## stopwatch
module stopwatch(clk, rst, btnS, btnR, sw, an, seg);
input clk;
input rst;
input btnS, btnR;
input [7:0] sw;
output reg [3:0] an;
output reg [7:0] seg;
reg [3:0] seg_value;
wire [3:0] seg3, seg2, seg1, seg0;
reg adj_sec;
reg adj;
reg digits_on;
wire one_hz_clk;
wire two_hz_clk;
wire segment_clk;
wire blink_clk;
wire debounce_clk;
wire one_hz_rise;
wire two_hz_rise;
wire segment_rise;
wire blink_rise;
wire debounce_rise;
reg [31:0] sec_counter;
reg [1:0] seg_index;
clock #(.start_time(0), .end_time(200)) my_one_hz_clk(.in(clk), .rst(rst), .out(one_hz_clk), .rise(one_hz_rise));
clock #(.start_time(0), .end_time(100)) my_two_hz_clk(.in(clk), .rst(rst), .out(two_hz_clk), .rise(two_hz_rise));
clock #(.start_time(0), .end_time(4)) my_segment_clk(.in(clk), .rst(rst), .out(segment_clk), .rise(segment_rise));
clock #(.start_time(0), .end_time(20)) my_blink_clk(.in(clk), .rst(rst), .out(blink_clk), .rise(blink_rise));
clock #(.start_time(0), .end_time(10)) my_debounce_clk(.in(clk), .rst(rst), .out(debounce_clk), .rise(debounce_rise));
wire [1:0] next_index = seg_index + 2'd1;
assign seg0 = (sec_counter % 60)  % 10;
assign seg1 = (sec_counter % 60)  / 10;
assign seg2 = (sec_counter / 60)  % 10;
assign seg3 = (sec_counter / 600) % 10;
always @(*) begin
    case (next_index)
        0: seg_value = (digits_on || ~sw[1]) ? seg0 : 10;
        1: seg_value = (digits_on || ~sw[1]) ? seg1 : 10;
        2: seg_value = (digits_on ||  sw[1]) ? seg2 : 10;
        default: seg_value = (digits_on ||  sw[1]) ? seg3 : 10;
    endcase
end
always @(posedge clk) begin
    if (rst) begin
        adj_sec   <= 1'b0;
        adj       <= 1'b0;
        seg_index <= 2'd0;
        an        <= 4'b1111;
        seg       <= 8'b11111111;
    end else if (segment_rise) begin
        adj_sec   <= sw[1];
        adj       <= sw[0];
        seg_index <= next_index;
        an        <= ~(4'b0001 << next_index);
        case (seg_value)
            0: seg <= ~8'b11111100;
            1: seg <= ~8'b01100000;
            2: seg <= ~8'b11011010;
            3: seg <= ~8'b11110010;
            4: seg <= ~8'b01100110;
            5: seg <= ~8'b10110110;
            6: seg <= ~8'b10111110;
  ...
Size in the first run: about 4100 cells after synthesis, roughly 220 flip-flops, roughly 24 I/O pins, ~0.027 mm^2 of cells after synthesis.
Settings: LEC_CHECK=0, ABC_AREA=1, CAP_MARGIN=30, CELL_PAD_IN_SITES_DETAIL_PLACEMENT=0, CORE_MARGIN=2, CORE_UTILIZATION=65, CTS_CLUSTER_DIAMETER=276, CTS_CLUSTER_SIZE=14, GPL_TIMING_DRIVEN=1, PLACE_DENSITY_LB_ADDON=0.03, SETUP_SLACK_MARGIN=5.0, SLEW_MARGIN=5, TNS_END_PERCENT=85; clock period 19.1 ns.
run.sh (not shown) runs the stock make flow with config.mk's settings and CLKGATE_MAP_FILE=.
The first run reached the layout checks and failed them: setup timing.
Rerun with:
- ABC_AREA: 1 -> unset
- CAP_MARGIN: 30 -> 20
- CELL_PAD_IN_SITES_DETAIL_PLACEMENT: 0 -> unset
- CORE_ASPECT_RATIO: unset -> 0.5
- CORE_UTILIZATION: 65 -> 66
- CTS_CLUSTER_DIAMETER: 276 -> unset
- CTS_CLUSTER_SIZE: 14 -> unset
- GPL_TIMING_DRIVEN: 1 -> unset
- MAX_ROUTING_LAYER: unset -> met4
- PLACE_DENSITY_LB_ADDON: 0.03 -> unset
- SETUP_SLACK_MARGIN: 5.0 -> unset
- SLEW_MARGIN: 5 -> 20
- TNS_END_PERCENT: 85 -> unset
=> Now the flow failed in 5_1_grt with ODB-0269; synthesized cell count rose by 1.4%; synthesized area grows by 13%; die size came out higher by 12%.

* * *

== build 90 ==
stopwatch again, from the RTL that the note above started with.
make LEC_CHECK=0 ABC_AREA=1 CAP_MARGIN=30 CELL_PAD_IN_SITES_DETAIL_PLACEMENT=0 CORE_MARGIN=2 CORE_UTILIZATION=72 CTS_CLUSTER_DIAMETER=276 CTS_CLUSTER_SIZE=71 GPL_TIMING_DRIVEN=1 PLACE_DENSITY_LB_ADDON=0.19 SETUP_SLACK_MARGIN=-1.3 SLEW_MARGIN=5 TNS_END_PERCENT=85 finish   # period 15.6 ns
Build 90 never completed, since it errored out during clock tree synthesis (4_1_cts).
For build 85, these inputs were changed with respect to build 90:
- removing SETUP_SLACK_MARGIN (formerly -1.3)
- removing PLACE_DENSITY_LB_ADDON (formerly 0.19)
- removing ABC_AREA (formerly 1)
- changing SLEW_MARGIN from 5 to 20
- removing CELL_PAD_IN_SITES_DETAIL_PLACEMENT (formerly 0)
- changing CAP_MARGIN from 30 to 20
- changing CORE_UTILIZATION from 72 to 40
- removing GPL_TIMING_DRIVEN (formerly 1)
- removing TNS_END_PERCENT (formerly 85)
- removing CTS_CLUSTER_DIAMETER (formerly 276)
- removing CTS_CLUSTER_SIZE (formerly 71)
- changing the clock period (ns, I/O delays scaled along) from 15.6 to 27.9
### Flow results
- Among build 90 and build 85, the run that stopped before the end is build 90, and it is the only one.
- Build 90 -> build 85: summed instance area of the synthesized netlist increased by more than 10%
- Measured against each other, build 90 and build 85 differ in distinct cell type count after synthesis, the higher figure coming from build 85.
- Higher die height among build 90 and build 85: build 85
- In build 85, the synthesized cell count came out 57 above the value in build 90.
- The run showing the smaller total number of placement rows is build 90.
- Build 90 has a higher simple-gate share of the synthesized area than build 85.
- Re post-synthesis xor/xnor area fraction: build 90 was lower than build 85.
- In build 85 relative to build 90, synthesized chip area reported by yosys had gone up by more than 10%.
- Pre-CTS setup slack delta for build 85 relative to build 90: 7430 ps higher
- Side by side, half-perimeter wire length after detailed placement turned out lower in build 85 than in build 90.
The following lists how build 8 was set up differently from build 85:
- CORE_UTILIZATION changed from 40 to 31
- The more densely filled core belongs to build 85, not build 8.
- When build 8 is set beside build 85, its part of the cycle the worst path needs turns out to be 0.83 points larger.
- Between build 85 and build 8, maximum achievable frequency decreased.
- In the metrics for build 85 and build 8, the one carrying the higher proportion of cell area spent on the clock network is build 8.
- Build 8 vs build 85 — die span in y climbed by more than 10%
- In build 8 relative to build 85, finished layout cell area had gone up slightly.
- Build 85 → build 8: detailed-route wire length +1.9%; shortest clock period the worst path allows after layout +230 ps; hold slack ~0 delta.
- | smallest setup slack after layout | build 8 vs build 85 | 230 ps lower |
- Number of antenna violations at the first check in global routing: build 85 and build 8 compared, lower one is build 85
Edits applied to the flow inputs when going from build 8 to build 69:
- CORE_UTILIZATION now 66, was 31
- MAX_ROUTING_LAYER now met4, previously not set
- CORE_ASPECT_RATIO now 1.81, previously not set
- the clock period (ns, I/O delays scaled along) now 19.0, was 27.9
==> comparison <==
As of build 69, global placement routability congestion had risen by more than 10% compared to build 8.
Re count of unique library cells instantiated by Yosys: no difference whatsoever between build 8 and build 69.
Between build 8 and build 69, number of gates resized after cts increased.
Diff build 8..build 69 | cell count listed in synth_stat.txt | unchanged
In the reports for build 8 and build 69, the larger number of placed instances, taps included belongs to build 69.
What build 69 reported for total core area has to be multiplied by 2.1 to get the figure for build 8.
On share of the yosys chip area belonging to registers, build 8 and build 69 are neck and neck.
Build 69 ends up with lower die area than build 8 does.
Build 69: aborted in global routing (5_1_grt) (tool error)
